## before
// main
module main(clk, buttons, init_cells, leds, rgb, cols, rows);
parameter game_divider = 8;  
parameter display_divider = 2;  
parameter N = 8;  
parameter M = N + 2;  
initial if (N < 3) $error("N has to be >= 3 to make for interesting patterns.");
initial if (M !== (N+2)) $error("M must N+2=%d, not %d", N+2,M);  
input wire clk;
input wire [1:0] buttons;
logic rst; always_comb rst = buttons[0];  
input wire [N*N-1:0] init_cells;  
output logic [1:0] leds;
output logic [2:0] rgb;
output wire [N-1:0] cols;
output wire [N-1:0] rows;
logic [game_divider:0] game_counter;
logic [display_divider:0] display_counter;
logic rst_game; always_comb rst_game = buttons[0] | buttons[1];
logic step_game;
logic [$clog2(N):0] x;
wire [M*M-1:0] bordered_cells_q;  
wire [M*M-1:0] bordered_cells_d; 
logic [M*M-1:0] bordered_cells_0;  
logic [N*N-1:0] cells_q;  
logic [N*N-1:0] cells_0;  
always_comb begin : io_logic 
    leds[0] = buttons[0] ^ buttons[1];
    leds[1] = buttons[0] & buttons[1];
    rgb[0] = ~( buttons[0] & ~buttons[1]);
    rgb[1] = ~(~buttons[0] &  buttons[1]);
    rgb[2] = ~( buttons[0] &  buttons[1]);
end
led_array_driver #(.ROWS(N), .COLS(N), .N(N)) LED_DRIVER (
  .ena(1'b1),
  .cells(cells_q),
  .x(x),
  .rows(rows[N-1:0]),
  .cols(cols[N-1:0])
);
generate
  genvar r;
  for (r = 0; r < M; r = r + 1) begin : init_rows
    if ((r == 0) || (r == M-1)) begin : border_row
      always_comb bordered_cells_0[M*(r+1)-1:M*r] = 0;
    end else begin : inner_row
  ...
export LEC_CHECK = 0
export CAP_MARGIN = 20
export CORE_ASPECT_RATIO = 1.19
export CORE_MARGIN = 4
export CORE_UTILIZATION = 40
export SLEW_MARGIN = 20
create_clock -name core_clock -period 7.0 [get_ports {clk}]
run.sh (not shown) runs the stock make flow with config.mk's settings and CLKGATE_MAP_FILE=.
before completed every stage of the flow, and the final layout passed the timing, design-rule and antenna checks.
> inputs changed (before -> after)
# before
export LEC_CHECK = 0
export CAP_MARGIN = 20
export CORE_ASPECT_RATIO = 1.19
export CORE_MARGIN = 4
export CORE_UTILIZATION = 40
export SLEW_MARGIN = 20
create_clock -name core_clock -period 7.0 [get_ports {clk}]
# after
export LEC_CHECK = 0
export ABC_AREA = 1
export CAP_MARGIN = 20
export CELL_PAD_IN_SITES_GLOBAL_PLACEMENT = 3
export CORE_ASPECT_RATIO = 0.5
export CORE_MARGIN = 2
export CORE_UTILIZATION = 40
export CTS_CLUSTER_DIAMETER = 379
export CTS_CLUSTER_SIZE = 13
export HOLD_SLACK_MARGIN = -0.1
export PLACE_DENSITY_LB_ADDON = 0.03
export SETUP_SLACK_MARGIN = -0.69
export SLEW_MARGIN = 0
create_clock -name core_clock -period 7.0 [get_ports {clk}]
Notes after the runs:
Per the comparison of after with before, worst-path maximum fanout -7; share of final layout cell area taken by non-clock buffers +0.26 points.
after vs. before: post-route minimum period went down by 160 ps, first-iteration DRC count went down by 26%, part of the cycle the worst path needs went down by 2.3 points.

---

v9:
Starting RTL as in the previous note.
clock: 6.76 ns
lec_check: 0
cap_margin: 5
cell_pad_in_sites_detail_placement: 2
cell_pad_in_sites_global_placement: 0
core_aspect_ratio: 0.6
core_margin: 9
core_utilization: 29
gpl_routability_driven: 0
gpl_timing_driven: 0
hold_slack_margin: 0.2
min_routing_layer: met2
place_density_lb_addon: 0.14
setup_slack_margin: 1.03
slew_margin: 35
tns_end_percent: 80
Here is what was changed in the inputs of v8 compared with v9.
Settings: changing CELL_PAD_IN_SITES_GLOBAL_PLACEMENT from 0 to 3; removing MIN_ROUTING_LAYER (formerly met2); removing TNS_END_PERCENT (formerly 80); changing CORE_MARGIN from 9 to 2; removing GPL_ROUTABILITY_DRIVEN (formerly 0); changing the clock period (ns, I/O delays scaled along) from 6.76 to 3.6.
--- outcome ---
The placeable core area of v9 and that of v8 are within noise of each other.
Of the two values seen for endpoint of the worst setup timing path, cells_x[4].cells_y[4].genblk1.CELL.state_q$_DFFE_PP_ was produced by v8 and leds[0] by v9.
Launch point of the worst path = cells_x[5].cells_y[4].genblk1.CELL.state_q$_DFFE_PP_: v8; launch point of the worst path = buttons[0]: v9
Classification of the worst setup path = register to register: v8; classification of the worst setup path = input pin to output pin: v9
Going from v9 to v8, arrival time at the worst endpoint grows by 180 ps.
[compare] base=v9 new=v8: flop share of the area fell by 3.6 points, cell area higher.
#### Input delta (v48 over v8)
Settings: PLACE_DENSITY_LB_ADDON removed (was 0.14); GPL_TIMING_DRIVEN removed (was 0); SLEW_MARGIN changed from 35 to 20; CELL_PAD_IN_SITES_DETAIL_PLACEMENT removed (was 2); SETUP_SLACK_MARGIN removed (was 1.03); CAP_MARGIN changed from 5 to 20; CELL_PAD_IN_SITES_GLOBAL_PLACEMENT removed (was 3); PLACE_DENSITY newly set to 0.6; HOLD_SLACK_MARGIN removed (was 0.2); CORE_ASPECT_RATIO removed (was 0.6); CORE_UTILIZATION changed from 29 to 70; the clock period (ns, I/O delays scaled along) changed from 3.6 to 4.51.
## What came out
- Compared with v8, in v48 total core area now sits lower; number of fill cells in the layout down about 70%; signed area change from the synthesized netlist to the final layout went down 38 points; final design instance area without fill went down by 4500 sq um.
- v48: count of clock-net buffers in the final layout lower than v8
What v12 does differently from v48 at the input level:
Settings: changing CORE_UTILIZATION from 70 to 65; removing PLACE_DENSITY (formerly 0.6); changing the clock period (ns, I/O delays scaled along) from 4.51 to 5.4.
Results
When v12 is set beside v48, its die span in x turns out to be about 3.7% larger.
On v12: count of buffers not belonging to the clock network in the layout is about 2.2% lower than what v48 gave.
Changes observed in v12 relative to v48: overall global routing resource usage decreased 2.6 points; cell count in the Yosys report roughly the same.
For v3, these inputs were changed with respect to v12:
Settings: swapping 65 for 72 in CORE_UTILIZATION; putting CTS_CLUSTER_SIZE at 41 where nothing was set; putting HOLD_SLACK_MARGIN at -0.08 where nothing was set; swapping 5.4 for 2.62 in the clock period (ns, I/O delays scaled along).
- As the logs show, v3 stopped at 5_1_grt after a tool error, so it never reached the end of the flow.
- From v12 to v3 the numbers moved as follows: proportion of synthesized flip-flops having asynchronous set or reset neither gained nor lost much; vertical die dimension lost about 5%; area after detailed placement picked up an extra 1300 sq um; count of buffers from port buffering neither gained nor lost much; flip-flop and latch count after synthesis neither gained nor lost much.
- Re post-synthesis compound-gate area fraction: no difference whatsoever between v3 and v12.
- Going from v12 to v3, area of the die shrank by a little under 10%.
- v3 — number of placed instances with taps included about 10% higher, v12 as reference
- Number of buffers added for setup after CTS: v3 and v12 compared, lower one is v12

---

main again, from the RTL that the note above started with.
## main
module main(clk, buttons, init_cells, leds, rgb, cols, rows);
parameter game_divider = 8;  
parameter display_divider = 2;  
parameter N = 8;  
parameter M = N + 2;  
initial if (N < 3) $error("N has to be >= 3 to make for interesting patterns.");
initial if (M !== (N+2)) $error("M must N+2=%d, not %d", N+2,M);  
input wire clk;
input wire [1:0] buttons;
logic rst; always_comb rst = buttons[0];  
input wire [N*N-1:0] init_cells;  
output logic [1:0] leds;
output logic [2:0] rgb;
output wire [N-1:0] cols;
output wire [N-1:0] rows;
logic [game_divider:0] game_counter;
logic [display_divider:0] display_counter;
logic rst_game; always_comb rst_game = buttons[0] | buttons[1];
logic step_game;
logic [$clog2(N):0] x;
wire [M*M-1:0] bordered_cells_q;  
wire [M*M-1:0] bordered_cells_d; 
logic [M*M-1:0] bordered_cells_0;  
logic [N*N-1:0] cells_q;  
logic [N*N-1:0] cells_0;  
always_comb begin : io_logic 
  ...
Settings: LEC_CHECK=0, CAP_MARGIN=10, CELL_PAD_IN_SITES_DETAIL_PLACEMENT=0, CORE_ASPECT_RATIO=1.23, CORE_MARGIN=2, CORE_UTILIZATION=72, CTS_CLUSTER_DIAMETER=232, CTS_CLUSTER_SIZE=15, HOLD_SLACK_MARGIN=-0.08, SETUP_SLACK_MARGIN=0.02, SLEW_MARGIN=20; clock period 2.97 ns.
The first run finished but fails on setup timing.
Then changed:
- CAP_MARGIN: 10 -> 20
- CELL_PAD_IN_SITES_DETAIL_PLACEMENT: 0 -> unset
- CORE_ASPECT_RATIO: 1.23 -> unset
- CORE_UTILIZATION: 72 -> 65
- CTS_CLUSTER_DIAMETER: 232 -> unset
- CTS_CLUSTER_SIZE: 15 -> unset
- HOLD_SLACK_MARGIN: -0.08 -> unset
- PLACE_DENSITY: unset -> 0.6
- SETUP_SLACK_MARGIN: 0.02 -> unset
- clock period: 2.97 -> 4.52 ns (I/O delays scaled with it)
What happened:
- With this change the flow went through all stages and came out clean
- final cell count went down by 8.8%
- utilization went down by 18 points
- routed wire length went down by 37%
- via count went down by 20%
- count of clock-buffer cells in the layout went down by 2
- hold slack gets worse by 23 ps
- die size went up by 10%

---

Setup of JK:
Starting RTL as in the previous note.
clock: 2.71 ns
lec_check: 0
cap_margin: 10
cell_pad_in_sites_detail_placement: 0
core_aspect_ratio: 1.23
core_margin: 2
core_utilization: 72
cts_cluster_size: 35
setup_slack_margin: -0.07
slew_margin: 20
JK: it failed with a tool error in global routing, so there are no final results.
diff inputs: JK => MS
Settings: CTS_CLUSTER_DIAMETER: unset -> 232; CTS_CLUSTER_SIZE: 35 -> 15; the clock period (ns, I/O delays scaled along): 2.71 -> 2.97.
[summary]
Reported for JK and MS, horizontal extent of the die turned out identical to the last digit. Looking at JK and MS, the TritonCTS sink count is a wash. Height of the die: JK vs MS identical. From JK to MS, number of instances in the synthesized netlist did not move at all. Ran to the end and failed final checks on setup timing: MS.
Here is what was changed in the inputs of AL compared with MS.
Settings: PLACE_DENSITY_LB_ADDON now 0.03, previously not set; CELL_PAD_IN_SITES_DETAIL_PLACEMENT no longer set, was 0; CORE_ASPECT_RATIO no longer set, was 1.23; CAP_MARGIN now 20, was 10; SETUP_SLACK_MARGIN no longer set, was -0.07; CTS_CLUSTER_SIZE no longer set, was 15; CTS_CLUSTER_DIAMETER now 205, was 232; the clock period (ns, I/O delays scaled along) now 4.52, was 2.97.
## What came out
AL finished all stages; the layout is clean.
In the tables for MS and AL, met1 usage reads lower with MS.
Reported for MS and AL, count of flip-flops with a built-in enable after synthesis turned out identical to the last digit.
Compared AL vs MS, and hold slack is down in AL.
Summary of AL over MS: source-to-sink clock delay at the later pin of the worst-skew pair held, total die size held.
Going from MS to AL, total routed wirelength shrank by more than 10%.
Relative to MS, the transition at the pin with the smallest max-transition slack of AL is higher by 0.43 ns.
Measured against each other, MS and AL differ in flop share of the area, the higher figure coming from AL.
AL: number of cells on the critical path 7 below MS
--- input diff AL..TR ---
Settings: an added PLACE_DENSITY of 0.6; a deleted PLACE_DENSITY_LB_ADDON that had been 0.03; a change of CORE_UTILIZATION from 72 to 40; a deleted CTS_CLUSTER_DIAMETER that had been 205; a change of the clock period (ns, I/O delays scaled along) from 4.52 to 4.51.
Notes after the runs:
- In summary, TR completed successfully, with a layout that passed the timing, design-rule and antenna checks.
- Relative to AL, the overall routed net length measured on TR has increased by a few percent.
- Sort TR and AL by global-route usage asc -> top: TR
- On filler-free cell count of the finished design: TR sits above AL.
- Compared with AL, in TR number of tap cells inserted higher; worst setup margin lower.

---

main again, from the RTL that the note above started with.
make LEC_CHECK=0 ABC_AREA=1 CAP_MARGIN=20 CORE_MARGIN=2 CORE_UTILIZATION=72 CTS_CLUSTER_DIAMETER=104 CTS_CLUSTER_SIZE=73 PLACE_DENSITY_LB_ADDON=0.21 SLEW_MARGIN=20 finish   # period 2.94 ns
Rerun with:
- ABC_AREA: 1 -> not set
- CORE_UTILIZATION: 72 -> 40
- CTS_CLUSTER_DIAMETER: 104 -> not set
- CTS_CLUSTER_SIZE: 73 -> not set
- PLACE_DENSITY: not set -> 0.6
- PLACE_DENSITY_LB_ADDON: 0.21 -> not set
- clock period: 2.94 -> 7.0 ns (I/O delays scaled with it)
The new run ran to the end with no violations; critical path depth shrinks by 2; hold slack got worse by 0.0052 ns; worst setup slack improved by 2.4 ns; final cell count drops by about 1.7%; register-to-register slack gets better by 3.9 ns.
Rerun with:
- CELL_PAD_IN_SITES_GLOBAL_PLACEMENT: not set -> 3
- CORE_MARGIN: 2 -> 9
- CTS_CLUSTER_DIAMETER: not set -> 284
- CTS_CLUSTER_SIZE: not set -> 98
- HOLD_SLACK_MARGIN: not set -> 0.27
- TNS_END_PERCENT: not set -> 10
Effect: The new run produced a clean layout. Final area is unchanged. Flip-flop count stays the same. Sequential share of layout area is unchanged. First-iteration DRC count shrinks by about 5%. Via count decreases by 1.3%. Synthesized cell count is unchanged. Non-clock buffer count rose by 1. Worst setup slack loses 0.015 ns. Die area climbs by 16%. Area after synthesis stays the same.
Rerun with:
- CORE_MARGIN: 9 -> 2
- HOLD_SLACK_MARGIN: 0.27 -> not set
- TNS_END_PERCENT: 10 -> not set
Outcome:
- The new run went through all stages and came out clean
- synthesized area stays the same
- sequential cell count is unchanged
- via count is about the same
- die area is lower by about 14%
- routed wire length goes down by about 3.2%
Rerun with:
- ABC_AREA: not set -> 1
- CELL_PAD_IN_SITES_GLOBAL_PLACEMENT: 3 -> 2
- CORE_ASPECT_RATIO: not set -> 1.19
- CTS_CLUSTER_DIAMETER: 284 -> 379
- CTS_CLUSTER_SIZE: 98 -> 13
- HOLD_SLACK_MARGIN: not set -> -0.1
- PLACE_DENSITY: 0.6 -> not set
- PLACE_DENSITY_LB_ADDON: not set -> 0.03
- SETUP_SLACK_MARGIN: not set -> 1.33
- SLEW_MARGIN: 20 -> 0
- TNS_END_PERCENT: not set -> 15
- The new run completed with no timing, DRC or antenna violations
- area after synthesis is lower by 0.49%
- hold slack improves by 0.0047 ns
- die size is lower by about 0.47%
- non-clock buffer count is lower by 2
- core utilization is about the same
- global-route usage is lower by 0.14 points
- worst setup slack improves by 0.18 ns
Rerun with:
- ABC_AREA: 1 -> not set
- CELL_PAD_IN_SITES_GLOBAL_PLACEMENT: 2 -> 1
- CORE_MARGIN: 2 -> 8
- CTS_CLUSTER_DIAMETER: 379 -> not set
- CTS_CLUSTER_SIZE: 13 -> not set
- HOLD_SLACK_MARGIN: -0.1 -> not set
- PLACE_DENSITY_LB_ADDON: 0.03 -> not set
- SETUP_SLACK_MARGIN: 1.33 -> not set
- SLEW_MARGIN: 0 -> 5
- TNS_END_PERCENT: 15 -> not set
The new run produced a clean layout.
Cell area came out higher by 1.5%.
Die size came out higher by 15%.
Cell count came out lower by 7.8%.
Wire length came out higher by 0.70%.
Non-clock buffer count came out higher by 1.
Global-route usage came out lower by 2.5 points.
Fmax came out lower by 4.5%.

---

Starting RTL as in the previous note.
Settings: LEC_CHECK=0, ABC_AREA=1, CAP_MARGIN=20, CORE_ASPECT_RATIO=0.5, CORE_MARGIN=2, CORE_UTILIZATION=69, CTS_CLUSTER_DIAMETER=251, CTS_CLUSTER_SIZE=98, PLACE_DENSITY=0.6, SETUP_SLACK_MARGIN=0.22, SLEW_MARGIN=20, TNS_END_PERCENT=5; clock period 2.53 ns.
The starting point produced a layout that fails on negative setup slack.
Change:
- CORE_ASPECT_RATIO: 0.5 -> not set
- CORE_UTILIZATION: 69 -> 68
- CTS_CLUSTER_DIAMETER: 251 -> not set
- CTS_CLUSTER_SIZE: 98 -> not set
- PLACE_DENSITY: 0.6 -> not set
- SETUP_SLACK_MARGIN: 0.22 -> -0.01
- TNS_END_PERCENT: 5 -> not set
- clock period: 2.53 -> 5.4 ns (I/O delays scaled with it)
Outcome: This time the run completed without violations. Worst setup slack is better by 2000 ps. Utilization went down by 13 points. Sequential cell count is unchanged. Cell count went down by 8.8%. Cell area went down by 11%. Via count went down by 16%. Worst hold slack is worse by 8.7 ps. Global-route usage went down by 5.3 points. Count of clock-buffer cells in the layout stays the same.
Change:
- ABC_AREA: 1 -> not set
- CORE_UTILIZATION: 68 -> 70
- CTS_CLUSTER_SIZE: not set -> 41
- SETUP_SLACK_MARGIN: -0.01 -> not set
- clock period: 5.4 -> 3.28 ns (I/O delays scaled with it)
=>
- wire length rises by 6.0%
- hold slack loses 15 ps
- die size falls by 2.3%
- cell area went up by 5.3%
- area after synthesis increases by 0.49%
- critical path depth falls by 1
